--- design/flow/design.v ---
`timescale 1ns/1ps
`default_nettype none
module half_adder_1(a, b, sum, c_out);
input wire a, b;
output logic sum, c_out;
always_comb begin
  sum = a ^ b; 
  c_out = a & b;
end
endmodule
`timescale 1ns/1ps
`default_nettype none
module full_adder_1(a, b, c_in, sum, c_out);
input wire a, b, c_in;
output logic sum, c_out;
logic a_bar;
logic b_bar;
logic c_in_bar;
always_comb begin
  a_bar = ~a;
  b_bar = ~b;
  c_in_bar = ~c_in;
  sum = (a_bar & b_bar & c_in) | (a_bar & b & c_in_bar) | (a & b_bar & c_in_bar) | (a & b & c_in);
  c_out = (b & c_in) | (a & b) | (a & c_in);
end
endmodule
`timescale 1ns/1ps
`default_nettype none
module full_adder_2(a, b, sum, c_out);
input wire [1:0] a, b;
output logic [1:0] sum;
output logic c_out;
logic half_adder_1_0_c_out;
half_adder_1 HALF_ADDER_1_0 (.a(a[0]), .b(b[0]), .sum(sum[0]), .c_out(half_adder_1_0_c_out));
full_adder_1 FULL_ADDER_1_0 (.a(a[1]), .b(b[1]), .c_in(half_adder_1_0_c_out), .sum(sum[1]), .c_out(c_out));
endmodule
`timescale 1ns/1ps
`default_nettype none
module full_adder_3(a, b, c_in, sum, c_out);
input wire [2:0] a;
input wire b, c_in;
output logic [2:0] sum;
output logic c_out;
logic full_adder_1_0_c_out;
logic full_adder_1_1_c_out;
full_adder_1 FULL_ADDER_1_0 (.a(a[0]), .b(b), .c_in(c_in), .sum(sum[0]), .c_out(full_adder_1_0_c_out));
full_adder_1 FULL_ADDER_1_1 (.a(a[1]), .b(1'b0), .c_in(full_adder_1_0_c_out), .sum(sum[1]), .c_out(full_adder_1_1_c_out));
full_adder_1 FULL_ADDER_1_2 (.a(a[2]), .b(1'b0), .c_in(full_adder_1_1_c_out), .sum(sum[2]), .c_out(c_out));
endmodule
`timescale 1ns/1ps
`default_nettype none
module adder_8_1_bits(a, sum, c_out);
input wire [7:0] a;
output logic [2:0] sum;
output logic c_out;
logic full_adder_1_0_sum, full_adder_1_0_c_out, full_adder_1_1_sum, full_adder_1_1_c_out, full_adder_2_0_c_out;
logic [1:0] full_adder_2_0_sum;
full_adder_1 FULL_ADDER_1_0(.a(a[0]), .b(a[1]), .c_in(a[2]), .sum(full_adder_1_0_sum), .c_out(full_adder_1_0_c_out));
full_adder_1 FULL_ADDER_1_1(.a(a[3]), .b(a[4]), .c_in(a[5]), .sum(full_adder_1_1_sum), .c_out(full_adder_1_1_c_out));
full_adder_2 FULL_ADDER_2_0(.a({full_adder_1_0_c_out, full_adder_1_0_sum}), .b({full_adder_1_1_c_out, full_adder_1_1_sum}), .sum(full_adder_2_0_sum), .c_out(full_adder_2_0_c_out));
full_adder_3 FULL_ADDER_3_0(.a({full_adder_2_0_c_out, full_adder_2_0_sum}), .b(a[6]), .c_in(a[7]), .sum(sum), .c_out(c_out));
endmodule
`timescale 1ns/1ps
`default_nettype none
module comparator(live, neighbors, out);
input wire live;
input wire [2:0] neighbors;
output logic out;
always_comb begin
  out = (live & ~neighbors[2] & neighbors[1] & ~neighbors[0]) | (~neighbors[2] & neighbors[1] & neighbors[0]);
end
endmodule
`default_nettype none
`timescale 1ns/1ps
module conway_cell(clk, rst, ena, state_0, state_d, state_q, neighbors);
input wire clk;
input wire rst;
input wire ena;
input wire state_0;
output logic state_d;  
output logic state_q;
input wire [7:0] neighbors;
logic [2:0] sum;
logic c_out;
adder_8_1_bits ADDER_8_1(
    .a(neighbors),
    .sum(sum),
    .c_out(c_out)
    );
comparator COMPARATOR(
    .live(state_q),
    .neighbors(sum),
    .out(state_d)
    );
always_ff @(posedge clk ) begin
    if (rst == 1) begin
        state_q <= state_0;
    end
    else if (ena == 1) begin
        state_q <= state_d;
    end
end
endmodule
`timescale 1ns/1ps
module decoder_1_to_2(ena, in, out);
input wire ena;
input wire in;
output logic [1:0] out;
logic in_bar;
always_comb begin
  out[1] = in & ena;
  in_bar = ~ in;
  out[0] = in_bar & ena;
end
endmodule
`timescale 1ns/1ps
module decoder_2_to_4(ena, in, out);
input wire ena;
input wire [1:0] in;
output logic [3:0] out;
logic b_bar;
logic [1:0] decoder_0_out;
logic [1:0] decoder_1_out;
decoder_1_to_2 DECODER_0 (.ena(b_bar), .in(in[0]), .out(decoder_0_out[1:0]));
decoder_1_to_2 DECODER_1 (.ena(in[1]), .in(in[0]), .out(decoder_1_out[1:0]));
always_comb begin
    b_bar = ~ in[1];
    out[3] = decoder_1_out[1] & ena;
    out[2] = decoder_1_out[0] & ena;
    out[1] = decoder_0_out[1] & ena;
    out[0] = decoder_0_out[0] & ena;
end
endmodule
`timescale 1ns/1ps
module decoder_3_to_8(ena, in, out);
input wire ena;
input wire [2:0] in;
output logic [7:0] out;
logic c_bar;
logic [3:0] decoder_0_out;
logic [3:0] decoder_1_out;
decoder_2_to_4 DECODER_0 (.ena(c_bar), .in(in[1:0]), .out(decoder_0_out));
decoder_2_to_4 DECODER_1 (.ena(in[2]), .in(in[1:0]), .out(decoder_1_out));
always_comb begin
  c_bar = ~in[2];
  out[7] = decoder_1_out[3] & ena;
  out[6] = decoder_1_out[2] & ena;
  out[5] = decoder_1_out[1] & ena;
  out[4] = decoder_1_out[0] & ena;
  out[3] = decoder_0_out[3] & ena;
  out[2] = decoder_0_out[2] & ena;
  out[1] = decoder_0_out[1] & ena;
  out[0] = decoder_0_out[0] & ena;
end
endmodule
`default_nettype none
`timescale 1ns/1ps
module led_array_driver(ena, x, cells, rows, cols);
parameter N=8;  
parameter ROWS=N;
parameter COLS=N;
input wire ena;
input wire [$clog2(N):0] x;
input wire [N*N-1:0] cells;
output logic [N-1:0] rows;
output logic [N-1:0] cols;
initial begin
  if ((N <= 0) || (N > 8)) begin
    $error("N must be within 0 and 8.");
  end
  if (ROWS != COLS) begin
    $error("Non square led arrays are not supported. (%dx%d)", ROWS, COLS);
  end
  if (ROWS < N) begin
    $error("ROWS/COLS must be >= than the size of the Conway Grid.");
  end
end
wire [N-1:0] x_decoded;
decoder_3_to_8 COL_DECODER(ena, x[$clog2(N)-1:0], x_decoded);
always_comb begin
  cols = x_decoded;
  rows[0] = ~cells[x*ROWS];
  rows[1] = ~cells[x*ROWS + 1];
  rows[2] = ~cells[x*ROWS + 2];
  rows[3] = ~cells[x*ROWS + 3];
  rows[4] = ~cells[x*ROWS + 4];
  rows[5] = ~cells[x*ROWS + 5];
  rows[6] = ~cells[x*ROWS + 6];
  rows[7] = ~cells[x*ROWS + 7];
end
endmodule
`default_nettype none  
module main(clk, buttons, init_cells, leds, rgb, cols, rows);
parameter game_divider = 8;  
parameter display_divider = 2;  
parameter N = 8;  
parameter M = N + 2;  
initial if (N < 3) $error("N has to be >= 3 to make for interesting patterns.");
initial if (M !== (N+2)) $error("M must N+2=%d, not %d", N+2,M);  
input wire clk;
input wire [1:0] buttons;
logic rst; always_comb rst = buttons[0];  
input wire [N*N-1:0] init_cells;  
output logic [1:0] leds;
output logic [2:0] rgb;
output wire [N-1:0] cols;
output wire [N-1:0] rows;
logic [game_divider:0] game_counter;
logic [display_divider:0] display_counter;
logic rst_game; always_comb rst_game = buttons[0] | buttons[1];
logic step_game;
logic [$clog2(N):0] x;
wire [M*M-1:0] bordered_cells_q;  
wire [M*M-1:0] bordered_cells_d; 
logic [M*M-1:0] bordered_cells_0;  
logic [N*N-1:0] cells_q;  
logic [N*N-1:0] cells_0;  
always_comb begin : io_logic 
    leds[0] = buttons[0] ^ buttons[1];
    leds[1] = buttons[0] & buttons[1];
    rgb[0] = ~( buttons[0] & ~buttons[1]);
    rgb[1] = ~(~buttons[0] &  buttons[1]);
    rgb[2] = ~( buttons[0] &  buttons[1]);
end
led_array_driver #(.ROWS(N), .COLS(N), .N(N)) LED_DRIVER (
  .ena(1'b1),
  .cells(cells_q),
  .x(x),
  .rows(rows[N-1:0]),
  .cols(cols[N-1:0])
);
generate
  genvar r;
  for (r = 0; r < M; r = r + 1) begin : init_rows
    if ((r == 0) || (r == M-1)) begin : border_row
      always_comb bordered_cells_0[M*(r+1)-1:M*r] = 0;
    end else begin : inner_row
      always_comb bordered_cells_0[M*(r+1)-1:M*r] = {1'b0, init_cells[N*r-1:N*(r-1)], 1'b0};
    end
  end
endgenerate
function int cell_index(int i, int j);
  cell_index = M*j + i;
endfunction
generate
  genvar i;
  genvar j;
  for (i = 0; i < M; i = i + 1) begin : cells_x
    for (j = 0; j < M; j = j + 1) begin : cells_y
      if ( (i > 0) && (i < (M-1)) && (j > 0) && (j < (M-1)) ) begin
        conway_cell CELL(
          .clk(clk), .rst(rst_game), .ena(step_game),
          .neighbors({
            bordered_cells_q[cell_index(i-1, j-1)],
            bordered_cells_q[cell_index(i-1, j  )],
            bordered_cells_q[cell_index(i-1, j+1)],
            bordered_cells_q[cell_index(i  , j+1)],
            bordered_cells_q[cell_index(i+1, j+1)],
            bordered_cells_q[cell_index(i+1, j  )],
            bordered_cells_q[cell_index(i+1, j-1)],
            bordered_cells_q[cell_index(i  , j-1)]
          }),
          .state_0(bordered_cells_0[cell_index(i, j)]),
          .state_d(bordered_cells_d[cell_index(i, j)]),
          .state_q(bordered_cells_q[cell_index(i, j)])
        );
      end else begin  
        assign bordered_cells_q[cell_index(i,j)] = bordered_cells_0[cell_index(i,j)];
        assign bordered_cells_d[cell_index(i,j)] = 0;
      end
    end
  end
  for (i = 0; i < N; i = i + 1) begin
    always_comb begin
        cells_q[N*(i+1)-1:N*i] = bordered_cells_q[M*(i+2)-2:M*(i+1)+1];
        cells_0[N*(i+1)-1:N*i] = bordered_cells_0[M*(i+2)-2:M*(i+1)+1];
    end
  end
endgenerate
parameter faster_divider = 15;
always_ff @(posedge clk) begin : clocks_and_dividers  
  if (rst) begin
      game_counter <= 0;
      display_counter <= 0;
      x <= 0;
  end
  else begin
      if (game_counter[game_divider]) begin
        game_counter <= 0;
      end
      else begin 
        game_counter <= game_counter + 1;
      end
      if(display_counter[display_divider]) begin
        display_counter <= 0;
        if(x >= (N-1)) begin
          x <= 0;
        end
        else begin
          x <= x + 1;
        end
      end
      else begin
        display_counter <= display_counter + 1;
      end
  end
end  
always_comb step_game = game_counter[game_divider];  
endmodule
`default_nettype wire  
--- design/flow/run.sh ---
#!/bin/bash
# the make line also repeats each setting of config.mk as NAME=value (left out here)
make -C /OpenROAD-flow-scripts/flow DESIGN_CONFIG=/design/flow/config.mk WORK_HOME=/design/flow/orfs CLKGATE_MAP_FILE= finish
--- design/flow/config.mk ---
export PLATFORM = sky130hd
export DESIGN_NAME = main
export DESIGN_NICKNAME = main
export VERILOG_FILES = /design/flow/design.v
export SDC_FILE = /design/flow/constraint.sdc
export NUM_CORES = 4
export LEC_CHECK = 0
export CAP_MARGIN = 20
export CORE_MARGIN = 2
export CORE_UTILIZATION = 72
export CTS_CLUSTER_SIZE = 37
export PLACE_DENSITY = 0.6
export SLEW_MARGIN = 20
--- design/flow/constraint.sdc ---
create_clock -name core_clock -period 2.94 [get_ports {clk}]
set_input_delay 0.5880 -clock core_clock [delete_from_list [all_inputs] [get_ports {clk}]]
set_output_delay 0.5880 -clock core_clock [all_outputs]
set_load 0.01 [all_outputs]
==> results_dict.tcl, run 1 <==
# place-and-route summary
set metrics [dict create \
    io_pins 88 \
    r2r-end "cells_x[5].cells_y[5].genblk1.CELL.state_q" \
    grt-ovfl-total 0 \
    simple_gate_area_share_pct 4.70 \
    ys_sh_aoi_pct 8.17 \
    reg2reg_depth 12 \
    slew_violations 0 \
    crit_cells 12 \
    min_path_cells 1 \
    clkTransAtPathRegs_ns 0.07 \
    fmax_ghz 0.314 \
    cp_slowest_stage_delay_ns 0.55 \
    ys_top_cells_by_area "fa_1, edfxtp_1, ha_1" \
    edf_count 64 \
    drt_wl_total_um 37900 \
    whs_ns 0.435 \
    netlist_area_mm2 0.0119 \
    floorplan.nets 1546 \
    ys_types 40 \
    gp_congestion 0.841 \
    ys_async_sr_fraction_pct 0 \
    synth.mux.area_fraction_pct 3.61 \
    so_faults "negative setup slack" \
    hp-start "display_counter[0]" \
    top_area_share_pct 32.8 \
    die.size.y_um 133 \
    vias 9805 \
    top_logic_kind "adder cells" \
    final_antenna_net_count 0 \
    cap_violations 0 \
    io_buffers 87 \
    grt_start_max_net_pins 65 \
    drt-initial-drc-count 1018 \
    fp_util_pct 72.8 \
    ctsHtreeMaxLevel 3 \
    antenna_found_initial 0 \
    adder_share_pct 48.7 \
    path_cells "clkinvlp_4 -> buf_6 -> fa_1 -> inv_2 -> ha_4 -> inv_2 -> fa_2 -> inv_2 -> ha_4 -> xor2_1 -> a21oi_1 -> a31o_2" \
    xor_area_share_pct 3.30 \
    insertion_delay_ns 0.37 \
    top_cells_by_count "inv_1, fa_1, ha_1" \
    grt_pass1_wl_um 46800 \
    hold_class "reg -> reg" \
    flop_cell "edfxtp_1" \
    critPathLaunch "cells_x[6].cells_y[5].genblk1.CELL.state_q" \
    rrSetupSlack_ns -0.24 \
    grtUsageTotal_pct 34.6 \
    yosys_warnings 9 \
    die_area_mm2 0.0176 \
    postSynthCellCount 1132 \
    cts_sinks 80 \
    fp.dieW_um 133 \
    outcome "finished with violations" \
    startpoint_type "flip-flop" \
    endpoint_kind "flip-flop" \
    hpwl_um 20600 \
    synth_stat.cells 1132 \
    tns_ns -2.80 \
    crit_arrival_ns 3.30 \
    crit_buf_inv 5 \
    worst-setup-path-type "reg -> reg" \
    wire_per_inst_um 24.0 \
    tightestPinTransition_ns 0.801 \
    syn_to_final_growth_pct 26.8 \
    drc 0 \
    tool_warnings 73 \
    final_nets 1767 \
    synth_top_cell_by_count "inv_1" \
    cts_buffers 9 \
    fin_crit_sh_pct 108 \
    worst-path-max-fanout 7 \
    final_util_pct 92.3 \
    holdPathEnd "display_counter[0]" \
    critical_path.endpoint "cells_x[5].cells_y[5].genblk1.CELL.state_q" \
    drt_pass1_iterations 6 \
    r2r-start "cells_x[6].cells_y[5].genblk1.CELL.state_q" \
    finClkSkew_ns 0.0114 \
    setup_ws_ns -0.243 \
    fill_cells 560 \
    postSynthSeqShare_pct 18.8 \
    clockBufferDepth 2 \
    yosys_area_mm2 0.0119 \
    cts_tree "yes" \
    max_slew_margin_pct 46.5 \
    grt_pass1_vias 9501 \
    root_buffer "clkbuf_16" \
    rsz0062_at_grt "yes" \
    ys_seq_elements 80 \
    via_per_inst 6.21 \
    cp_slowest_cell "fa_1" \
    core_region_area_mm2 0.0164 \
    avgSynthCellArea_um2 10.6 \
    path_delay_family "adder cells" \
    period_needed_ns 3.18 \
    setup_viol_count_final 30 \
    crit_required_ns 3.06 \
    crit_path_frequent_cell "inv_2" \
    hold_viol_final 0 \
    fp-row-count 47 \
    largest_area_cell "fa_1" \
]
[layout make-up]
cell class | count | area [µm²] | share of cell area (%)
Sequential cell | 80 | 2240 | 14.8
Clock buffer | 9 | 225 | 1.49
Inverter | 370 | 1440 | 9.49
Timing Repair Buffer | 234 | 2170 | 14.3
Multi-Input combinational cell | 658 | 8730 | 57.6
Antenna cell | 1 | 2.50 | 0.0165
Tap cell | 220 | 275 | 1.82
Clock inverter | 7 | 61.3 | 0.405
[metal layers]
| metal | GRT usage (%) | vias to the layer above | wire, µm |
|---|---|---|---|
| li1 | - | 3952 | - |
| met4 | 14.6 | 0 | 3320 |
| met2 | 63.2 | 754 | 18800 |
| met3 | 4.21 | 270 | 3190 |
| met5 | 0 | - | 0 |
| met1 | 41.4 | 4829 | 12700 |
[through the flow]
step	setup WS [ns]	instances	instance area [µm²]
after floorplan	0.178	1132	11900
after global placement	0.0976	1512	13800
after detailed placement	0.00902	1512	13800
after CTS	-0.0418	1537	14200
after global routing	-0.328	1578	15100
final	-0.243	1579	15100
[what timing repair did]
item | 4_1_cts | 5_1_grt
buffers inserted | 8 | 41
hold buffers | 0 | 0
pin swaps | 0 | 91
cloned | 1 | 0
resized | 5 | 169
endpoints found under the setup margin | 9 | 32
==> run 2: changes to the inputs <==
- ABC_AREA: default -> 1
- CTS_CLUSTER_DIAMETER: default -> 205
- CTS_CLUSTER_SIZE: 37 -> 73
- PLACE_DENSITY: 0.6 -> default
- PLACE_DENSITY_LB_ADDON: default -> 0.03
- clock period: 2.94 -> 4.28 ns (I/O delays scaled with it)
==> run 2 against run 1 <==
Net effect: now clean on timing, DRC and antenna; via count is 13% lower; register-to-register slack better by 1.6 ns; flip-flop count stayed put; cell area is 13% lower; critical path depth is 6 lower; routed wire length is 34% lower; utilization is 9.9 points lower; setup slack better by 1.2 ns; first-iteration DRC count is 52% lower; die size is 0.48% lower; area after synthesis is 0.49% lower.
==> results_dict.tcl, run 2 <==
# place-and-route summary
set metrics [dict create \
    outcome "no timing/DRC/antenna violations" \
    synth_top_cell_by_count "inv_1" \
    largest_area_cell "fa_1" \
    post-cts-setup-buffers 0 \
    hold_class "reg -> reg" \
    final_cell_area_mm2 0.0132 \
    cts_sinks 80 \
    setup_viol_count_final 0 \
    path_cells "buf_12 -> nand2_1 -> nand3_1 -> nand3_1 -> nand3_1 -> clkdlybuf4s50_1" \
    tns_ns 0 \
    die_area_mm2 0.0176 \
    postSynthSeqShare_pct 18.9 \
    fp.dieW_um 132 \
    reg2reg_depth 8 \
    final_antenna_net_count 0 \
    core_region_area_mm2 0.0160 \
    drt-initial-drc-count 490 \
    ys_async_sr_fraction_pct 0 \
    via_per_inst 5.41 \
    synth_stat.cells 1276 \
    crit_cells 6 \
    top_logic_kind "adder cells" \
    fin_crit_sh_pct 77.2 \
    period_needed_ns 3.30 \
    place_area_mm2 0.0129 \
    tightestPinTransition_ns 0.830 \
    ys_types 28 \
    antenna_found_initial 0 \
    die.size.y_um 132 \
    dp_slack_ns 1.04 \
    rrSetupSlack_ns 1.38 \
    path_delay_family "buffers and inverters" \
    min_path_cells 1 \
    top_area_share_pct 33.0 \
    netlist_area_mm2 0.0119 \
    flop_cell "edfxtp_1" \
    holdPathEnd "display_counter[0]" \
    yosys_area_mm2 0.0119 \
    insertion_delay_ns 0.36 \
    edf_count 64 \
    clockBufferDepth 2 \
    final_nets 1766 \
    yosys_warnings 9 \
    synth.mux.area_fraction_pct 0.0842 \
    crit_required_ns 3.42 \
    crit_buf_inv 2 \
    grt-ovfl-total 0 \
    finClkSkew_ns 0.00931 \
    syn_to_final_growth_pct 10.9 \
    cts_tree "yes" \
    hp-start "display_counter[0]" \
    gp_congestion 0.834 \
    antenna_cells 0 \
    top_cells_by_count "inv_1, nand2_1, fa_1" \
    ctsResizeCount 0 \
    startpoint_type "flip-flop" \
    grt_start_max_net_pins 65 \
    grt_pass1_wl_um 43500 \
    critPathLaunch "x[0]" \
    xor_area_share_pct 3.17 \
    ys_top_cells_by_area "fa_1, edfxtp_1, ha_1" \
    hpwl_um 18700 \
    final_util_pct 82.4 \
    critical_path.endpoint "rows[4]" \
    io_buffers 87 \
    fp_util_pct 74.3 \
    cp_slowest_stage_delay_ns 0.81 \
    ys_seq_elements 80 \
    endpoint_kind "output pin" \
    tool_warnings 69 \
    wire_per_inst_um 15.8 \
    io_pins 88 \
    root_buffer "clkbuf_16" \
    drc 0 \
    r2r-start "cells_x[7].cells_y[6].genblk1.CELL.state_q" \
    crit_path_frequent_cell "nand3_1" \
    simple_gate_area_share_pct 12.3 \
    slew_violations 0 \
    max_slew_margin_pct 44.6 \
    crit_arrival_ns 2.45 \
    postSynthCellCount 1276 \
    fp-row-count 46 \
    clkTransAtPathRegs_ns 0.07 \
    ys_sh_aoi_pct 3.53 \
    vias 8514 \
    cts_buffers 9 \
    cp_slowest_cell "dfxtp_1" \
    drt_pass1_iterations 5 \
    floorplan.nets 1690 \
    grt_pass1_vias 9126 \
    drt_wl_total_um 24900 \
    hold_viol_final 0 \
    cap_violations 0 \
    rsz0062_at_grt "no" \
    holdBufCountCts 0 \
    setup_ws_ns 0.975 \
    ctsHtreeMaxLevel 3 \
    worst-path-max-fanout 22 \
    avgSynthCellArea_um2 9.32 \
    grtUsageTotal_pct 31.1 \
    worst-setup-path-type "reg -> out" \
    r2r-end "cells_x[7].cells_y[5].genblk1.CELL.state_q" \
    fmax_ghz 0.303 \
    adder_share_pct 48.9 \
]
run 2: per-layer routing:
metal	up-vias	GRT usage, %	part of all wire [%]
met5	-	0	0
met4	0	10.2	2.4
met3	53	5.06	5.8
met2	264	52.8	50
met1	4208	41.3	42
li1	3989	-	-
run 2: area by class of cell:
type	instances	area, µm²
Multi-Input combinational cell	816	8080
Fill cell	1041	2820
Sequential cell	80	2240
Inverter	353	1340
Timing Repair Buffer	92	933
Clock buffer	11	275
Tap cell	216	270
Clock inverter	5	46.3
run 2: metrics by stage:
| stage | hold WS (ns) | std cells |
|---|---|---|
| final | 0.434 | 1573 |
| after global routing | 0.475 | 1573 |
| after CTS | 0.438 | 1573 |
| after detailed placement | 0.428 | 1557 |
| after global placement | 0.409 | 1557 |
| after floorplan | 0.399 | 1276 |
==> run 3: changes to the inputs <==
- ABC_AREA: 1 -> default
- CTS_CLUSTER_DIAMETER: 205 -> 80
- CTS_CLUSTER_SIZE: 73 -> 32
- PLACE_DENSITY_LB_ADDON: 0.03 -> default
- SLEW_MARGIN: 20 -> 30
- clock period: 4.28 -> 2.67 ns (I/O delays scaled with it)
==> run 3 against run 2 <==
Net effect: area after synthesis is 0.49% higher; synthesized cell count is 11% lower; die size is 0.48% higher; the flow now stops in 5_1_grt.
==> results_dict.tcl, run 3 <==
# yosys + openroad results
set metrics [dict create \
    ys_top_cells_by_area "fa_1, edfxtp_1, ha_1" \
    postSynthCellCount 1132 \
    avgSynthCellArea_um2 10.6 \
    xor_area_share_pct 3.30 \
    ys_async_sr_fraction_pct 0 \
    top_area_share_pct 32.8 \
    die.size.y_um 133 \
    simple_gate_area_share_pct 4.70 \
    largest_area_cell "fa_1" \
    fp.dieW_um 133 \
    floorplan.nets 1546 \
    cts_sinks 80 \
    cts_buffers 9 \
    hpwl_um 21300 \
    stop_stage "5_1_grt" \
    root_buffer "clkbuf_16" \
    dp_slack_ns -0.257 \
    flop_cell "edfxtp_1" \
    synth_stat.cells 1132 \
    gp_congestion 0.870 \
    clockBufferDepth 2 \
    ys_types 40 \
    top_logic_kind "adder cells" \
    ys_seq_elements 80 \
    io_pins 88 \
    synth.mux.area_fraction_pct 3.61 \
    adder_share_pct 48.7 \
    edf_count 64 \
    netlist_area_mm2 0.0119 \
    yosys_warnings 9 \
    fp_util_pct 72.8 \
    die_area_mm2 0.0176 \
    place_area_mm2 0.0142 \
    synth_top_cell_by_count "inv_1" \
    top_cells_by_count "inv_1, fa_1, ha_1" \
    core_region_area_mm2 0.0164 \
    holdBufCountCts 0 \
    yosys_area_mm2 0.0119 \
    fp-row-count 47 \
    postSynthSeqShare_pct 18.8 \
    tool.error "[ERROR DPL-0038] Utilization greater than 100%, impossible to legalize" \
    outcome "did not finish" \
    io_buffers 87 \
    ctsHtreeMaxLevel 3 \
    ys_sh_aoi_pct 8.17 \
]
-- run 3: repair_timing --
item / in CTS
endpoints found under the hold margin: 0
gates cloned: 1
setup endpoints to repair: 51
resized: 218
pin swaps: 133
buffers inserted: 38
-- run 3: stage by stage --
stage / hold slack [ns] / std cells
2_1_floorplan: 0.398 / 1132
3_3_place_gp: 0.409 / 1570
3_5_place_dp: 0.429 / 1570
4_1_cts: 0.469 / 1624
==> run 4: changes to the inputs <==
- CORE_UTILIZATION: 72 -> 58
- CTS_CLUSTER_DIAMETER: 80 -> default
- CTS_CLUSTER_SIZE: 32 -> default
- SETUP_SLACK_MARGIN: default -> -0.01
- SLEW_MARGIN: 30 -> 20
- clock period: 2.67 -> 3.77 ns (I/O delays scaled with it)
==> run 4 against run 3 <==
Net effect: the run now finishes clean; synthesized cell count stayed put; die size is 23% higher; area after synthesis unchanged.
==> results_dict.tcl, run 4 <==
# place-and-route summary
set metrics [dict create \
    io_buffers 87 \
    grt-ovfl-total 0 \
    rrSetupSlack_ns 0.75 \
    postSynthCellCount 1132 \
    drc 0 \
    cts_sinks 80 \
    startpoint_type "flip-flop" \
    vias 7545 \
    clkTransAtPathRegs_ns 0.08 \
    ctsHtreeMaxLevel 3 \
    ys_seq_elements 80 \
    synth_stat.cells 1132 \
    postSynthSeqShare_pct 18.8 \
    place_area_mm2 0.0132 \
    tool_warnings 71 \
    simple_gate_area_share_pct 4.70 \
    antenna_cells 0 \
    cap_violations 0 \
    slew_violations 0 \
    fill_cells 1680 \
    grt_pass1_wl_um 39300 \
    synth.mux.area_fraction_pct 3.61 \
    yosys_warnings 9 \
    grt_pass1_vias 7952 \
    top_logic_kind "adder cells" \
    cts_buffers 9 \
    clockBufferDepth 2 \
    gp_congestion 0.780 \
    period_needed_ns 3.38 \
    holdPathEnd "display_counter[0]" \
    hp-start "display_counter[0]" \
    synth_top_cell_by_count "inv_1" \
    cts_tree "yes" \
    setup_viol_count_final 0 \
    worst-setup-path-type "reg -> out" \
    adder_share_pct 48.7 \
    edf_count 64 \
    drt-initial-drc-count 230 \
    via_per_inst 5.05 \
    reg2reg_depth 9 \
    xor_area_share_pct 3.30 \
    path_cells "buf_4 -> mux4_1 -> nand2_1 -> a21o_1 -> clkdlybuf4s50_1" \
    ys_sh_aoi_pct 8.17 \
    syn_to_final_growth_pct 12.8 \
    hold_viol_final 0 \
    die_area_mm2 0.0218 \
    path_delay_family "buffers and inverters" \
    final_cells 1495 \
    cp_slowest_stage_delay_ns 0.60 \
    holdBufCountCts 0 \
    fp-row-count 52 \
    fp.dieW_um 148 \
    min_path_cells 1 \
    critical_path.endpoint "rows[3]" \
    fin_crit_sh_pct 89.6 \
    top_area_share_pct 32.8 \
    die.size.y_um 148 \
    yosys_area_mm2 0.0119 \
    endpoint_kind "output pin" \
    critPathLaunch "x[2]" \
    crit_required_ns 3.02 \
    grtUsageTotal_pct 23.1 \
    r2r-start "cells_x[7].cells_y[7].genblk1.CELL.state_q" \
    floorplan.nets 1546 \
    ys_top_cells_by_area "fa_1, edfxtp_1, ha_1" \
    max_slew_margin_pct 61.1 \
    fp_util_pct 59.0 \
    drt_wl_total_um 23000 \
    outcome "no timing/DRC/antenna violations" \
    io_pins 88 \
    dp_cells 1479 \
    grt_start_max_net_pins 65 \
    finClkSkew_ns 0.0113 \
    final_cell_area_mm2 0.0135 \
    tightestPinTransition_ns 0.583 \
    avgSynthCellArea_um2 10.6 \
    netlist_area_mm2 0.0119 \
    largest_area_cell "fa_1" \
    crit_cells 5 \
    final_antenna_net_count 0 \
    hold_class "reg -> reg" \
    r2r-end "cells_x[6].cells_y[7].genblk1.CELL.state_q" \
    ctsResizeCount 0 \
    ys_types 40 \
    ys_async_sr_fraction_pct 0 \
    core_region_area_mm2 0.0202 \
    drt_pass1_iterations 4 \
    hpwl_um 18300 \
    crit_buf_inv 2 \
    insertion_delay_ns 0.36 \
    worst-path-max-fanout 19 \
    cp_slowest_cell "mux4_1" \
    antenna_found_initial 0 \
    root_buffer "clkbuf_16" \
    crit_arrival_ns 2.62 \
    final_util_pct 66.6 \
    top_cells_by_count "inv_1, fa_1, ha_1" \
    post-cts-setup-buffers 0 \
    tns_ns 0 \
    flop_cell "edfxtp_1" \
    fmax_ghz 0.296 \
    rsz0062_at_grt "no" \
    final_nets 1634 \
    whs_ns 0.432 \
    wire_per_inst_um 15.4 \
]
-- run 4: cell type report --
cell class	instances	area (µm²)	area share, %
sequential	80	2240	16.6
clock buffer	9	225	1.67
multi-input combinational	658	8200	60.8
clock inverter	7	66.3	0.492
timing repair buffer	101	1010	7.52
inverter	370	1390	10.3
tap	270	338	2.51
-- run 4: layer usage --
metal / track usage, % / up-vias / share of wire, %
li1: - / 3673 / -
met1: 30.5 / 3741 / 44
met2: 41.5 / 112 / 52
met3: 2.72 / 19 / 3.2
met4: 4.66 / 0 / 1.4
met5: 0 / - / 0
-- run 4: stage by stage --
stage | worst slack, ns
global placement | 0.569
finish | 0.392
detailed placement | 0.543
CTS | 0.386
global route | 0.278
floorplan | 0.372
==> run 5: changes to the inputs <==
- ABC_AREA: default -> 1
- CORE_UTILIZATION: 58 -> 71
- CTS_CLUSTER_DIAMETER: default -> 380
- CTS_CLUSTER_SIZE: default -> 13
- PLACE_DENSITY_LB_ADDON: default -> 0.12
- SETUP_SLACK_MARGIN: -0.01 -> -0.5
- TNS_END_PERCENT: default -> 5
- clock period: 3.77 -> 5.12 ns (I/O delays scaled with it)
==> run 5 against run 4 <==
Net effect: cell area fell by 2.3%; register-to-register slack better by 1.5 ns; non-clock buffer count down 9; sequential share of layout area rose by 0.39 points; flip-flop count unchanged; largest cell class unchanged.
==> results_dict.tcl, run 5 <==
# place-and-route summary
set metrics [dict create \
    slew_violations 0 \
    largest_area_cell "fa_1" \
    cap_violations 0 \
    combGateArea_mm2 0.00808 \
    cp_slowest_cell "dfxtp_1" \
    final_antenna_net_count 0 \
    drt_pass1_iterations 5 \
    top_logic_kind "adder cells" \
    adder_share_pct 48.9 \
    path_delay_family "buffers and inverters" \
    ys_seq_elements 80 \
    syn_to_final_growth_pct 10.7 \
    cts_tree "yes" \
    clkTransAtPathRegs_ns 0.07 \
    met3_usage_pct 3.20 \
    fp_util_pct 72.2 \
    die.size.y_um 133 \
    ys_async_sr_fraction_pct 0 \
    antenna_found_initial 0 \
    place_area_mm2 0.0129 \
    fp-row-count 47 \
    r2r-end "cells_x[6].cells_y[6].genblk1.CELL.state_q" \
    outcome "no timing/DRC/antenna violations" \
    grt_pass1_vias 9310 \
    synth.mux.area_fraction_pct 0.0842 \
    hp-start "display_counter[0]" \
    holdPathEnd "display_counter[0]" \
    crit_arrival_ns 2.63 \
    drc 0 \
    setup_viol_count_final 0 \
    grt_start_max_net_pins 79 \
    final_util_pct 79.9 \
    grt-ovfl-total 0 \
    final_nets 1766 \
    simple_gate_area_share_pct 12.3 \
    post-cts-setup-buffers 0 \
    drt_wl_total_um 24600 \
    floorplan.nets 1690 \
    min_path_cells 1 \
    postSynthSeqShare_pct 18.9 \
    endpoint_kind "output pin" \
    die_area_mm2 0.0178 \
    final_cell_area_mm2 0.0132 \
    gp_congestion 0.818 \
    fp.dieW_um 133 \
    yosys_warnings 9 \
    crit_cells 6 \
    flop_cell "edfxtp_1" \
    ctsResizeCount 0 \
    edf_count 64 \
    hold_viol_final 0 \
    grtUsageTotal_pct 30.7 \
    use_met1_pct 40.5 \
    drt-initial-drc-count 539 \
    fmax_ghz 0.273 \
    path_cells "buf_4 -> nand2_1 -> nand3_1 -> nand3_1 -> nand3_1 -> clkdlybuf4s50_1" \
    final_cells 1577 \
    cts_sinks 80 \
    startpoint_type "flip-flop" \
    via_per_inst 5.36 \
    ys_top_cells_by_area "fa_1, edfxtp_1, ha_1" \
    top_cells_by_count "inv_1, nand2_1, fa_1" \
    max_slew_margin_pct 34.5 \
    yosys_area_mm2 0.0119 \
    whs_ns 0.431 \
    fill_cells 1051 \
    crit_required_ns 4.10 \
    seqCellArea_mm2 0.00224 \
    netlist_area_mm2 0.0119 \
    cp_slowest_stage_delay_ns 0.89 \
    synth_top_cell_by_count "inv_1" \
    period_needed_ns 3.66 \
    ys_sh_aoi_pct 3.53 \
    antenna_cells 0 \
    top_area_share_pct 33.0 \
    io_buffers 87 \
    grtUsageMet2_pct 52.0 \
    finClkSkew_ns 0.00853 \
    synth_stat.cells 1276 \
    fin_crit_sh_pct 71.4 \
    rsz0062_at_grt "no" \
    io_pins 88 \
    worst-path-max-fanout 21 \
    tool_warnings 69 \
    root_buffer "clkbuf_16" \
    crit_buf_inv 2 \
    core_region_area_mm2 0.0165 \
    wire_per_inst_um 15.6 \
    xor_area_share_pct 3.17 \
    hpwl_um 18400 \
    critical_path.endpoint "rows[4]" \
    busiest_layer "met2" \
    ys_types 28 \
    cts_buffers 9 \
    ctsHtreeMaxLevel 3 \
    hold_class "reg -> reg" \
    vias 8455 \
    setup_ws_ns 1.46 \
    clockBufferDepth 2 \
    dp_cells 1561 \
    worst-setup-path-type "reg -> out" \
    critPathLaunch "x[0]" \
    avgSynthCellArea_um2 9.32 \
    insertion_delay_ns 0.36 \
    tns_ns 0 \
    tightestPinTransition_ns 0.982 \
    grt_pass1_wl_um 43100 \
    r2r-start "cells_x[7].cells_y[7].genblk1.CELL.state_q" \
    rrSetupSlack_ns 2.27 \
    postSynthCellCount 1276 \
    holdBufCountCts 0 \
    dp_slack_ns 1.55 \
    reg2reg_depth 8 \
    crit_path_frequent_cell "nand3_1" \
]
run 5: final cells by class:
| class | count | share of cell area (%) |
|---|---|---|
| inverter | 353 | 10.1 |
| clock buffer | 10 | 1.90 |
| clock inverter | 6 | 0.418 |
| tap | 220 | 2.09 |
| timing repair buffer | 92 | 7.00 |
| multi-input combinational | 816 | 61.4 |
| sequential | 80 | 17.0 |
run 5: per-layer routing:
layer  routed length, µm  part of all wire (%)  vias to the layer above
li1                    -                     -                     3995
met1               10200                    42                     4146
met2               12500                    51                      258
met3                1080                   4.4                       56
met4                 823                   3.3                        0
met5                   0                     0                        -
==> run 6: changes to the inputs <==
- ABC_AREA: 1 -> default
- CORE_UTILIZATION: 71 -> 72
- CTS_CLUSTER_DIAMETER: 380 -> 80
- CTS_CLUSTER_SIZE: 13 -> 37
- PLACE_DENSITY_LB_ADDON: 0.12 -> 0.26
- SETUP_SLACK_MARGIN: -0.5 -> 0.56
- TNS_END_PERCENT: 5 -> default
- clock period: 5.12 -> 3.24 ns (I/O delays scaled with it)
==> run 6 against run 5 <==
Net effect: the flow now stops in 5_1_grt; die size shrank 0.88%; synthesized cell count shrank 11%; area after synthesis grew 0.49%.
==> results_dict.tcl, run 6 <==
# yosys + openroad results
set metrics [dict create \
    outcome "did not finish" \
    stop_stage "5_1_grt" \
    tool.error "[ERROR DPL-0038] Utilization greater than 100%, impossible to legalize" \
    netlist_area_mm2 0.0119 \
    ys_top_cells_by_area "fa_1, edfxtp_1, ha_1" \
    edf_count 64 \
    hpwl_um 20700 \
    top_logic_kind "adder cells" \
    ys_seq_elements 80 \
    synth.mux.area_fraction_pct 3.61 \
    clockBufferDepth 2 \
    floorplan.nets 1546 \
    fp-row-count 47 \
    fp_util_pct 72.8 \
    cts_sinks 80 \
    core_region_area_mm2 0.0164 \
    fp.dieW_um 133 \
    ys_sh_aoi_pct 8.17 \
    top_cells_by_count "inv_1, fa_1, ha_1" \
    avgSynthCellArea_um2 10.6 \
    holdBufCountCts 0 \
    io_pins 88 \
    flop_cell "edfxtp_1" \
    largest_area_cell "fa_1" \
    io_buffers 87 \
    yosys_area_mm2 0.0119 \
    synth_top_cell_by_count "inv_1" \
    root_buffer "clkbuf_16" \
    ctsHtreeMaxLevel 3 \
    postSynthCellCount 1132 \
    die.size.y_um 133 \
    top_area_share_pct 32.8 \
    adder_share_pct 48.7 \
    die_area_mm2 0.0176 \
    cts_buffers 9 \
    ys_async_sr_fraction_pct 0 \
    simple_gate_area_share_pct 4.70 \
    xor_area_share_pct 3.30 \
    postSynthSeqShare_pct 18.8 \
    yosys_warnings 9 \
    dp_slack_ns 0.257 \
    synth_stat.cells 1132 \
    ys_types 40 \
    gp_congestion 0.847 \
]
## run 6: metrics by stage
stage | hold WS [ns] | instance area (µm²) | std cells
after floorplan | 0.398 | 11900 | 1132
after global placement | 0.410 | 13500 | 1478
after detailed placement | 0.439 | 13500 | 1478
after CTS | 0.457 | 15500 | 1595
## run 6: what timing repair did
action	in CTS
endpoints found under the setup margin	57
gates resized	294
pin swaps	167
setup buffers	101
hold endpoints to repair	0
==> run 7: changes to the inputs <==
- ABC_AREA: default -> 0
- CAP_MARGIN: 20 -> 35
- CORE_MARGIN: 2 -> 3
- CORE_UTILIZATION: 72 -> 40
- CTS_CLUSTER_DIAMETER: 80 -> default
- CTS_CLUSTER_SIZE: 37 -> default
- GPL_TIMING_DRIVEN: default -> 0
- MAX_ROUTING_LAYER: default -> met4
- PLACE_DENSITY: default -> 0.6
- PLACE_DENSITY_LB_ADDON: 0.26 -> default
- SETUP_SLACK_MARGIN: 0.56 -> -0.22
- clock period: 3.24 -> 7.65 ns (I/O delays scaled with it)
==> run 7 against run 6 <==
Net effect: now clean on timing, DRC and antenna; die size rose by 81%; synthesized cell count stayed put; area after synthesis is the same.
==> results_dict.tcl, run 7 <==
# place-and-route summary
set metrics [dict create \
    whs_ns 0.423 \
    drt_pass1_iterations 4 \
    startpoint_type "input port" \
    hpwl_um 21600 \
    fp.dieW_um 179 \
    worst-path-max-fanout 10 \
    gp_congestion 0.827 \
    tightestPinTransition_ns 0.761 \
    cp_slowest_cell "clkdlybuf4s50_1" \
    xor_area_share_pct 3.30 \
    cp_slowest_stage_delay_ns 0.53 \
    grt_pass1_wl_um 44700 \
    critical_path.endpoint "leds[0]" \
    antenna_found_initial 0 \
    top_area_share_pct 32.8 \
    final_util_pct 46.9 \
    endpoint_kind "output pin" \
    tool_warnings 69 \
    r2r-end "cells_x[7].cells_y[6].genblk1.CELL.state_q" \
    critPathLaunch "buttons[0]" \
    setup_viol_count_final 0 \
    adder_share_pct 48.7 \
    edf_count 64 \
    synth_top_cell_by_count "inv_1" \
    min_path_cells 1 \
    grt-ovfl-total 0 \
    die_area_mm2 0.0320 \
    hold_viol_final 0 \
    crit_cells 5 \
    via_per_inst 4.75 \
    ys_sh_aoi_pct 8.17 \
    period_needed_ns 4.71 \
    outcome "no timing/DRC/antenna violations" \
    path_delay_family "buffers and inverters" \
    largest_area_cell "fa_1" \
    fp_util_pct 41.1 \
    crit_buf_inv 4 \
    tns_ns 0 \
    ys_seq_elements 80 \
    ys_async_sr_fraction_pct 0 \
    top_cells_by_count "inv_1, fa_1, ha_1" \
    rsz0062_at_grt "no" \
    postSynthCellCount 1132 \
    final_antenna_net_count 0 \
    cap_violations 0 \
    clockBufferDepth 2 \
    insertion_delay_ns 0.36 \
    fp-row-count 62 \
    cts_buffers 9 \
    top_logic_kind "adder cells" \
    reg2reg_depth 11 \
    hp-start "display_counter[0]" \
    grt_start_max_net_pins 36 \
    grt_pass1_vias 7996 \
    cts_sinks 80 \
    grtUsageTotal_pct 19.1 \
    simple_gate_area_share_pct 4.70 \
    drt-initial-drc-count 286 \
    synth_stat.cells 1132 \
    wire_per_inst_um 17.0 \
    yosys_area_mm2 0.0119 \
    fin_crit_sh_pct 61.6 \
    vias 7693 \
    root_buffer "clkbuf_16" \
    crit_path_frequent_cell "clkdlybuf4s50_1" \
    io_buffers 87 \
    floorplan.nets 1546 \
    flop_cell "edfxtp_1" \
    max_slew_margin_pct 49.2 \
    fmax_ghz 0.212 \
    postSynthSeqShare_pct 18.8 \
    crit_required_ns 6.12 \
    synth.mux.area_fraction_pct 3.61 \
    post-cts-setup-buffers 0 \
    io_pins 88 \
    clkTransAtPathRegs_ns 0.07 \
    slew_violations 0 \
    path_cells "clkdlybuf4s50_1 -> buf_2 -> inv_1 -> ha_1 -> clkdlybuf4s50_1" \
    holdPathEnd "display_counter[0]" \
    cts_tree "yes" \
    hold_class "reg -> reg" \
    rrSetupSlack_ns 4.53 \
    syn_to_final_growth_pct 14.2 \
    holdBufCountCts 0 \
    ctsHtreeMaxLevel 3 \
    finClkSkew_ns 0.0112 \
    drc 0 \
    antenna_cells 0 \
    die.size.y_um 179 \
    ys_top_cells_by_area "fa_1, edfxtp_1, ha_1" \
    crit_arrival_ns 3.18 \
    drt_wl_total_um 27600 \
    r2r-start "cells_x[7].cells_y[7].genblk1.CELL.state_q" \
    ctsResizeCount 0 \
    core_region_area_mm2 0.0291 \
    avgSynthCellArea_um2 10.6 \
    ys_types 40 \
    yosys_warnings 9 \
    netlist_area_mm2 0.0119 \
    final_nets 1646 \
    worst-setup-path-type "in -> out" \
]
-- run 7: routing by layer --
metal  part of all wire [%]  GRT usage (%)
met5                      0              -
met4                    1.9           4.58
met3                    3.4           2.54
met2                     48           30.5
met1                     47           25.9
-- run 7: area by class of cell --
cell class | count | area, µm²
Fill cell | 2752 | 15400
Multi-Input combinational cell | 658 | 8180
Sequential cell | 80 | 2240
Inverter | 370 | 1390
Timing Repair Buffer | 89 | 902
Tap cell | 384 | 480
Clock buffer | 10 | 250
Buffer | 24 | 138
Clock inverter | 6 | 56.3
-- run 7: per-stage QoR --
| stage | setup slack (ns) | std cells | area [µm²] |
|---|---|---|---|
| 2_1_floorplan | 3.48 | 1132 | 11900 |
| 3_3_place_gp | 1.42 | 1603 | 13300 |
| 3_5_place_dp | 2.94 | 1604 | 13300 |
| 4_1_cts | 2.93 | 1620 | 13600 |
| 5_1_grt | 2.84 | 1621 | 13600 |
| 6_report | 2.94 | 1621 | 13600 |
==> run 8: changes to the inputs <==
- ABC_AREA: 0 -> default
- CAP_MARGIN: 35 -> 0
- CORE_MARGIN: 3 -> 2
- CORE_UTILIZATION: 40 -> 70
- CTS_CLUSTER_DIAMETER: default -> 46
- CTS_CLUSTER_SIZE: default -> 41
- GPL_TIMING_DRIVEN: 0 -> default
- MAX_ROUTING_LAYER: met4 -> default
- PLACE_DENSITY: 0.6 -> default
- SETUP_SLACK_MARGIN: -0.22 -> 0.64
- clock period: 7.65 -> 3.28 ns (I/O delays scaled with it)
==> run 8 against run 7 <==
Net effect: the flow now stops in 5_1_grt; die size down 43%; synthesized cell count unchanged; area after synthesis unchanged.
==> results_dict.tcl, run 8 <==
# yosys + openroad results
set metrics [dict create \
    synth_top_cell_by_count "inv_1" \
    yosys_warnings 9 \
    clockBufferDepth 2 \
    largest_area_cell "fa_1" \
    core_region_area_mm2 0.0166 \
    postSynthCellCount 1132 \
    synth.mux.area_fraction_pct 3.61 \
    synth_stat.cells 1132 \
    top_logic_kind "adder cells" \
    hpwl_um 20100 \
    grtUsageTotal_pct 98.6 \
    ys_top_cells_by_area "fa_1, edfxtp_1, ha_1" \
    flop_cell "edfxtp_1" \
    die.size.y_um 135 \
    floorplan.nets 1546 \
    ys_types 40 \
    root_buffer "clkbuf_16" \
    edf_count 64 \
    netlist_area_mm2 0.0119 \
    ctsHtreeMaxLevel 3 \
    cts_buffers 9 \
    postSynthSeqShare_pct 18.8 \
    io_buffers 87 \
    avgSynthCellArea_um2 10.6 \
    outcome "did not finish" \
    tool.error "[ERROR GRT-0232] Routing congestion too high. Check the congestion heatmap in the GUI." \
    adder_share_pct 48.7 \
    top_cells_by_count "inv_1, fa_1, ha_1" \
    fp_util_pct 71.8 \
    yosys_area_mm2 0.0119 \
    grt-ovfl-total 1541 \
    fp.dieW_um 135 \
    ys_sh_aoi_pct 8.17 \
    dp_slack_ns 0.277 \
    ys_async_sr_fraction_pct 0 \
    ys_seq_elements 80 \
    simple_gate_area_share_pct 4.70 \
    gp_congestion 0.818 \
    stop_stage "5_1_grt" \
    cts_sinks 80 \
    top_area_share_pct 32.8 \
    die_area_mm2 0.0181 \
    xor_area_share_pct 3.30 \
    fp-row-count 47 \
    io_pins 88 \
]
run 8: metal layers:
metal	GRT usage (%)	overflow
met2	132	1214
met5	34.7	1
met3	72.8	7
met1	86.2	9
met4	112	310
run 8: timing repair:
| action | CTS |
|---|---|
| buffers inserted | 99 |
| cloned | 3 |
| endpoints found under the setup margin | 59 |
| pin swaps | 169 |
| hold buffers | 0 |
| resized | 292 |
run 8: stage by stage:
step	std cells	util, %	area, µm²
floorplan	1132	-	12000
global placement	1471	81.5	13600
detailed placement	1471	81.5	13600
CTS	1589	93.2	15500
==> run 9: changes to the inputs <==
- CAP_MARGIN: 0 -> 20
- CORE_UTILIZATION: 70 -> 68
- CTS_CLUSTER_DIAMETER: 46 -> default
- CTS_CLUSTER_SIZE: 41 -> default
- PLACE_DENSITY: default -> 0.6
- SETUP_SLACK_MARGIN: 0.64 -> default
- clock period: 3.28 -> 3.81 ns (I/O delays scaled with it)
==> run 9 against run 8 <==
Net effect: the run now finishes clean; die size up 2.9%; area after synthesis unchanged; synthesized cell count is the same.
==> results_dict.tcl, run 9 <==
# place-and-route summary
set metrics [dict create \
    ys_top_cells_by_area "fa_1, edfxtp_1, ha_1" \
    holdPathEnd "display_counter[0]" \
    ys_types 40 \
    io_buffers 87 \
    netlist_area_mm2 0.0119 \
    grt_start_max_net_pins 65 \
    tns_ns 0 \
    startpoint_type "flip-flop" \
    fill_cells 1194 \
    top_area_share_pct 32.8 \
    cts_tree "yes" \
    critical_path.endpoint "rows[3]" \
    tool_warnings 71 \
    grt_pass1_wl_um 39700 \
    die.size.y_um 137 \
    cp_slowest_stage_delay_ns 0.86 \
    insertion_delay_ns 0.36 \
    period_needed_ns 3.44 \
    finClkSkew_ns 0.00462 \
    setup_ws_ns 0.372 \
    endpoint_kind "output pin" \
    hold_viol_final 0 \
    rrSetupSlack_ns 0.77 \
    fp.dieW_um 137 \
    grt-ovfl-total 0 \
    antenna_cells 0 \
    adder_share_pct 48.7 \
    fmax_ghz 0.291 \
    path_delay_family "flip-flops" \
    gp_congestion 0.818 \
    drt_wl_total_um 23500 \
    path_cells "mux4_1 -> nand2_1 -> a21o_1 -> clkdlybuf4s50_1" \
    fin_crit_sh_pct 90.2 \
    hpwl_um 18500 \
    hp-start "display_counter[0]" \
    cts_buffers 9 \
    final_nets 1630 \
    root_buffer "clkbuf_16" \
    crit_required_ns 3.05 \
    antenna_found_initial 0 \
    postSynthSeqShare_pct 18.8 \
    clkTransAtPathRegs_ns 0.07 \
    ctsHtreeMaxLevel 3 \
    wire_per_inst_um 16.2 \
    setup_viol_count_final 0 \
    ys_seq_elements 80 \
    worst-path-max-fanout 15 \
    crit_arrival_ns 2.68 \
    largest_area_cell "fa_1" \
    crit_buf_inv 1 \
    slew_violations 0 \
    avgSynthCellArea_um2 10.6 \
    flop_cell "edfxtp_1" \
    tightestPinTransition_ns 0.827 \
    yosys_warnings 9 \
    critPathLaunch "x[2]" \
    synth_top_cell_by_count "inv_1" \
    worst-setup-path-type "reg -> out" \
    post-cts-setup-buffers 0 \
    synth.mux.area_fraction_pct 3.61 \
    holdBufCountCts 0 \
    floorplan.nets 1546 \
    core_region_area_mm2 0.0172 \
    xor_area_share_pct 3.30 \
    rsz0062_at_grt "no" \
    hold_class "reg -> reg" \
    yosys_area_mm2 0.0119 \
    vias 7770 \
    reg2reg_depth 11 \
    simple_gate_area_share_pct 4.70 \
    via_per_inst 5.37 \
    ys_sh_aoi_pct 8.17 \
    drt_pass1_iterations 5 \
    cts_sinks 80 \
    edf_count 64 \
    cap_violations 0 \
    ctsResizeCount 0 \
    synth_stat.cells 1132 \
    crit_cells 4 \
    dp_slack_ns 0.592 \
    ys_async_sr_fraction_pct 0 \
    r2r-end "cells_x[7].cells_y[2].genblk1.CELL.state_q" \
    top_logic_kind "adder cells" \
    drt-initial-drc-count 397 \
    clockBufferDepth 2 \
    fp_util_pct 69.3 \
    top_cells_by_count "inv_1, fa_1, ha_1" \
    fp-row-count 48 \
    die_area_mm2 0.0186 \
    grt_pass1_vias 8341 \
    drc 0 \
    postSynthCellCount 1132 \
    min_path_cells 1 \
    r2r-start "cells_x[7].cells_y[1].genblk1.CELL.state_q" \
    syn_to_final_growth_pct 11.8 \
    grtUsageTotal_pct 28.0 \
    io_pins 88 \
    max_slew_margin_pct 44.8 \
    cp_slowest_cell "dfxtp_1" \
    final_antenna_net_count 0 \
    outcome "no timing/DRC/antenna violations" \
]
-- run 9: through the flow --
step / std cells / area [µm²] / hold WS (ns) / utilization (%)
floorplan: 1132 / 11900 / 0.398 / -
global placement: 1430 / 13100 / 0.413 / 75.9
detailed placement: 1430 / 13100 / 0.427 / 75.9
CTS: 1446 / 13400 / 0.438 / 77.5
global route: 1446 / 13400 / 0.455 / 77.5
finish: 1446 / 13400 / 0.440 / 77.5
-- run 9: layout make-up --
type                       instances  area, µm²  share of cell area [%]
tap                              225        282                    2.11
clock buffer                       9        225                    1.69
multi-input combinational        658       8200                    61.4
inverter                         370       1390                    10.4
clock inverter                     7       53.8                   0.403
timing repair buffer              97        971                    7.27
sequential                        80       2240                    16.8
-- run 9: per-layer routing --
| metal | vias up | GRT usage, % | wire (µm) |
|---|---|---|---|
| met5 | - | 0 | 0 |
| met4 | 0 | 10.8 | 725 |
| met3 | 34 | 2.15 | 892 |
| met2 | 169 | 50.2 | 12300 |
| met1 | 3894 | 35.5 | 9560 |
| li1 | 3673 | - | - |
==> run 10: changes to the inputs <==
- ABC_AREA: default -> 1
- CORE_UTILIZATION: 68 -> 71
- CTS_CLUSTER_SIZE: default -> 13
- PLACE_DENSITY: 0.6 -> default
- PLACE_DENSITY_LB_ADDON: default -> 0.27
- SETUP_SLACK_MARGIN: default -> -0.01
- clock period: 3.81 -> 5.4 ns (I/O delays scaled with it)
==> run 10 against run 9 <==
Net effect: still clean; synthesized cell count grew 13%; global-route usage grew 2.6 points; worst hold slack gained 0.0053 ns; routed wire length grew 6.5%; via count grew 11%; cell count grew 9.0%; clock skew grew 0.0047 ns; critical endpoint is now rows[6].
==> results_dict.tcl, run 10 <==
# place-and-route summary
set metrics [dict create \
    outcome "no timing/DRC/antenna violations" \
    drt_wl_total_um 25000 \
    holdPathEnd "display_counter[0]" \
    ys_seq_elements 80 \
    hp-start "display_counter[0]" \
    hpwl_um 18100 \
    max_slew_margin_pct 35.0 \
    postSynthCellCount 1276 \
    clockBufferDepth 2 \
    dp_slack_ns 1.72 \
    final_cells 1576 \
    seqCellArea_mm2 0.00224 \
    setup_viol_count_final 0 \
    final_nets 1765 \
    cp_slowest_cell "dfxtp_1" \
    top_logic_kind "adder cells" \
    crit_arrival_ns 2.60 \
    slew_violations 0 \
    critical_path.endpoint "rows[6]" \
    cts_tree "yes" \
    wire_per_inst_um 15.9 \
    cts_sinks 80 \
    postSynthSeqShare_pct 18.9 \
    tns_ns 0 \
    fp-row-count 47 \
    crit_cells 5 \
    antenna_cells 0 \
    ys_top_cells_by_area "fa_1, edfxtp_1, ha_1" \
    top_cells_by_count "inv_1, nand2_1, fa_1" \
    via_per_inst 5.47 \
    yosys_area_mm2 0.0119 \
    drc 0 \
    top_area_share_pct 33.0 \
    fp.dieW_um 133 \
    post-cts-setup-buffers 0 \
    cap_violations 0 \
    vias 8628 \
    crit_path_frequent_cell "nand3_1" \
    syn_to_final_growth_pct 10.7 \
    critPathLaunch "x[1]" \
    r2r-start "cells_x[7].cells_y[2].genblk1.CELL.state_q" \
    final_antenna_net_count 0 \
    core_region_area_mm2 0.0165 \
    gp_congestion 0.835 \
    fp_util_pct 72.2 \
    io_buffers 87 \
    largest_area_cell "fa_1" \
    drt-initial-drc-count 549 \
    xor_area_share_pct 3.17 \
    ys_types 28 \
    die.size.y_um 133 \
    whs_ns 0.445 \
    ys_sh_aoi_pct 3.53 \
    synth_stat.cells 1276 \
    grtUsageTotal_pct 30.5 \
    period_needed_ns 3.68 \
    clkTransAtPathRegs_ns 0.07 \
    ctsResizeCount 0 \
    dp_cells 1560 \
    root_buffer "clkbuf_16" \
    grt_pass1_vias 9387 \
    antenna_found_initial 0 \
    fmax_ghz 0.272 \
    reg2reg_depth 8 \
    ys_async_sr_fraction_pct 0 \
    path_cells "inv_4 -> nand3_1 -> nand3_1 -> nand3_1 -> clkdlybuf4s50_1" \
    finClkSkew_ns 0.00933 \
    ctsHtreeMaxLevel 3 \
    cp_slowest_stage_delay_ns 0.96 \
    insertion_delay_ns 0.36 \
    fin_crit_sh_pct 68.2 \
    rrSetupSlack_ns 2.44 \
    startpoint_type "flip-flop" \
    worst-setup-path-type "reg -> out" \
    hold_class "reg -> reg" \
    min_path_cells 1 \
    endpoint_kind "output pin" \
    combGateArea_mm2 0.00808 \
    edf_count 64 \
    grt_start_max_net_pins 79 \
    yosys_warnings 9 \
    path_delay_family "flip-flops" \
    io_pins 88 \
    r2r-end "cells_x[6].cells_y[3].genblk1.CELL.state_q" \
    avgSynthCellArea_um2 9.32 \
    floorplan.nets 1690 \
    tool_warnings 69 \
    worst-path-max-fanout 20 \
    holdBufCountCts 0 \
    fill_cells 1071 \
    drt_pass1_iterations 6 \
    simple_gate_area_share_pct 12.3 \
    setup_ws_ns 1.72 \
    adder_share_pct 48.9 \
    crit_required_ns 4.32 \
    tightestPinTransition_ns 0.974 \
    crit_buf_inv 2 \
    grt-ovfl-total 0 \
    grt_pass1_wl_um 43000 \
    cts_buffers 9 \
    rsz0062_at_grt "no" \
    hold_viol_final 0 \
    die_area_mm2 0.0178 \
    synth.mux.area_fraction_pct 0.0842 \
    flop_cell "edfxtp_1" \
    netlist_area_mm2 0.0119 \
    synth_top_cell_by_count "inv_1" \
]
run 10: routing by layer:
metal | GRT usage (%) | wire length [µm] | vias up
li1 | - | - | 3985
met1 | 37.7 | 9700 | 4246
met2 | 53.6 | 12900 | 326
met3 | 5.86 | 1660 | 71
met4 | 11.6 | 689 | 0
met5 | 0 | 0 | -
run 10: stage by stage:
stage / instance area (µm²) / util (%)
after floorplan: 11900 / -
final: 13200 / 79.9
after global placement: 12800 / 77.9
after detailed placement: 12800 / 77.9
after global routing: 13200 / 79.9
after CTS: 13200 / 79.9
run 10: final cells by class:
cell class | instances | share of cell area [%]
multi-input combinational | 816 | 61.4
tap | 220 | 2.09
sequential | 80 | 17.0
inverter | 353 | 10.1
clock inverter | 5 | 0.352
timing repair buffer | 91 | 6.85
clock buffer | 11 | 2.09
==> run 11: changes to the inputs <==
- ABC_AREA: 1 -> default
- CAP_MARGIN: 20 -> 0
- CORE_ASPECT_RATIO: default -> 0.71
- CORE_UTILIZATION: 71 -> 72
- CTS_CLUSTER_DIAMETER: default -> 205
- CTS_CLUSTER_SIZE: 13 -> default
- PLACE_DENSITY_LB_ADDON: 0.27 -> 0.03
- SETUP_SLACK_MARGIN: -0.01 -> 0.66
- clock period: 5.4 -> 4.52 ns (I/O delays scaled with it)
==> run 11 against run 10 <==
Net effect: routed wire length is 0.31% higher; synthesized cell count down 11%; cell count down 8.3%; die size fell by 0.79%; cell area increased by 1.6%; register-to-register slack worse by 1.1 ns; count of clock-buffer cells in the layout decreased by 1.
==> results_dict.tcl, run 11 <==
# place-and-route summary
set metrics [dict create \
    outcome "no timing/DRC/antenna violations" \
    ys_seq_elements 80 \
    cts_sinks 80 \
    cap_violations 0 \
    rrSetupSlack_ns 1.33 \
    postSynthSeqShare_pct 18.8 \
    top_area_share_pct 32.8 \
    hold_class "reg -> reg" \
    grt-ovfl-total 0 \
    hpwl_um 18600 \
    yosys_area_mm2 0.0119 \
    grt_pass1_wl_um 43500 \
    cts_buffers 9 \
    hp-start "display_counter[0]" \
    root_buffer "clkbuf_16" \
    fp.dieW_um 157 \
    r2r-end "cells_x[6].cells_y[3].genblk1.CELL.state_q" \
    tightestPinTransition_ns 0.866 \
    wire_per_inst_um 17.3 \
    grtUsageTotal_pct 32.3 \
    ys_types 40 \
    endpoint_kind "output pin" \
    via_per_inst 5.47 \
    clkTransAtPathRegs_ns 0.07 \
    crit_cells 5 \
    final_nets 1629 \
    top_logic_kind "adder cells" \
    period_needed_ns 3.59 \
    synth.mux.area_fraction_pct 3.61 \
    edf_count 64 \
    tns_ns 0 \
    drt_pass1_iterations 5 \
    post-cts-setup-buffers 0 \
    antenna_cells 0 \
    critical_path.endpoint "rows[0]" \
    r2r-start "cells_x[7].cells_y[2].genblk1.CELL.state_q" \
    critPathLaunch "x[2]" \
    crit_buf_inv 2 \
    holdPathEnd "display_counter[0]" \
    drc 0 \
    avgSynthCellArea_um2 10.6 \
    worst-setup-path-type "reg -> out" \
    ctsResizeCount 0 \
    io_pins 88 \
    cp_slowest_cell "dfxtp_1" \
    floorplan.nets 1546 \
    whs_ns 0.430 \
    holdBufCountCts 0 \
    flop_cell "edfxtp_1" \
    fill_cells 972 \
    postSynthCellCount 1132 \
    rsz0062_at_grt "no" \
    startpoint_type "flip-flop" \
    drt-initial-drc-count 579 \
    ctsHtreeMaxLevel 3 \
    ys_async_sr_fraction_pct 0 \
    cts_tree "yes" \
    insertion_delay_ns 0.36 \
    slew_violations 0 \
    vias 7907 \
    reg2reg_depth 11 \
    finClkSkew_ns 0.00547 \
    yosys_warnings 9 \
    xor_area_share_pct 3.30 \
    ys_sh_aoi_pct 8.17 \
    synth_top_cell_by_count "inv_1" \
    grt_start_max_net_pins 80 \
    worst-path-max-fanout 12 \
    fp_util_pct 74.0 \
    top_cells_by_count "inv_1, fa_1, ha_1" \
    core_region_area_mm2 0.0162 \
    synth_stat.cells 1132 \
    fp-row-count 39 \
    hold_viol_final 0 \
    clockBufferDepth 2 \
    adder_share_pct 48.7 \
    ys_top_cells_by_area "fa_1, edfxtp_1, ha_1" \
    min_path_cells 1 \
    gp_congestion 0.847 \
    crit_required_ns 3.62 \
    path_cells "buf_4 -> mux4_1 -> nand2_1 -> a21o_1 -> clkdlybuf4s50_1" \
    die_area_mm2 0.0177 \
    final_antenna_net_count 0 \
    die.size.y_um 113 \
    largest_area_cell "fa_1" \
    path_delay_family "buffers and inverters" \
    antenna_found_initial 0 \
    cp_slowest_stage_delay_ns 0.76 \
    crit_arrival_ns 2.69 \
    fin_crit_sh_pct 79.4 \
    simple_gate_area_share_pct 4.70 \
    grt_pass1_vias 8717 \
    drt_wl_total_um 25100 \
    io_buffers 87 \
    syn_to_final_growth_pct 11.9 \
    tool_warnings 69 \
    max_slew_margin_pct 42.2 \
    netlist_area_mm2 0.0119 \
    fmax_ghz 0.279 \
    setup_viol_count_final 0 \
]
[run 11: metrics by stage]
step	area [µm²]	utilization, %	cells	setup WS, ns
global placement	13100	80.9	1429	1.21
detailed placement	13100	80.9	1429	1.19
global route	13400	82.7	1445	0.810
CTS	13400	82.7	1445	0.930
finish	13400	82.7	1445	0.930
floorplan	11900	-	1132	0.972
[run 11: metal layers]
metal  GRT usage, %  wire (µm)  vias to the layer above
met3           7.03       1990                       43
li1               -          -                     3659
met1           46.8      10900                     3928
met2           50.5      11700                      277
met5              0          0                        -
met4           7.89        433                        0
[run 11: final cells by class]
type | instances | area, µm² | share of cell area [%]
Multi-Input combinational cell | 658 | 8190 | 61.3
Sequential cell | 80 | 2240 | 16.8
Inverter | 370 | 1390 | 10.4
Timing Repair Buffer | 96 | 963 | 7.21
Tap cell | 225 | 282 | 2.11
Clock buffer | 10 | 250 | 1.87
Clock inverter | 6 | 45.0 | 0.337
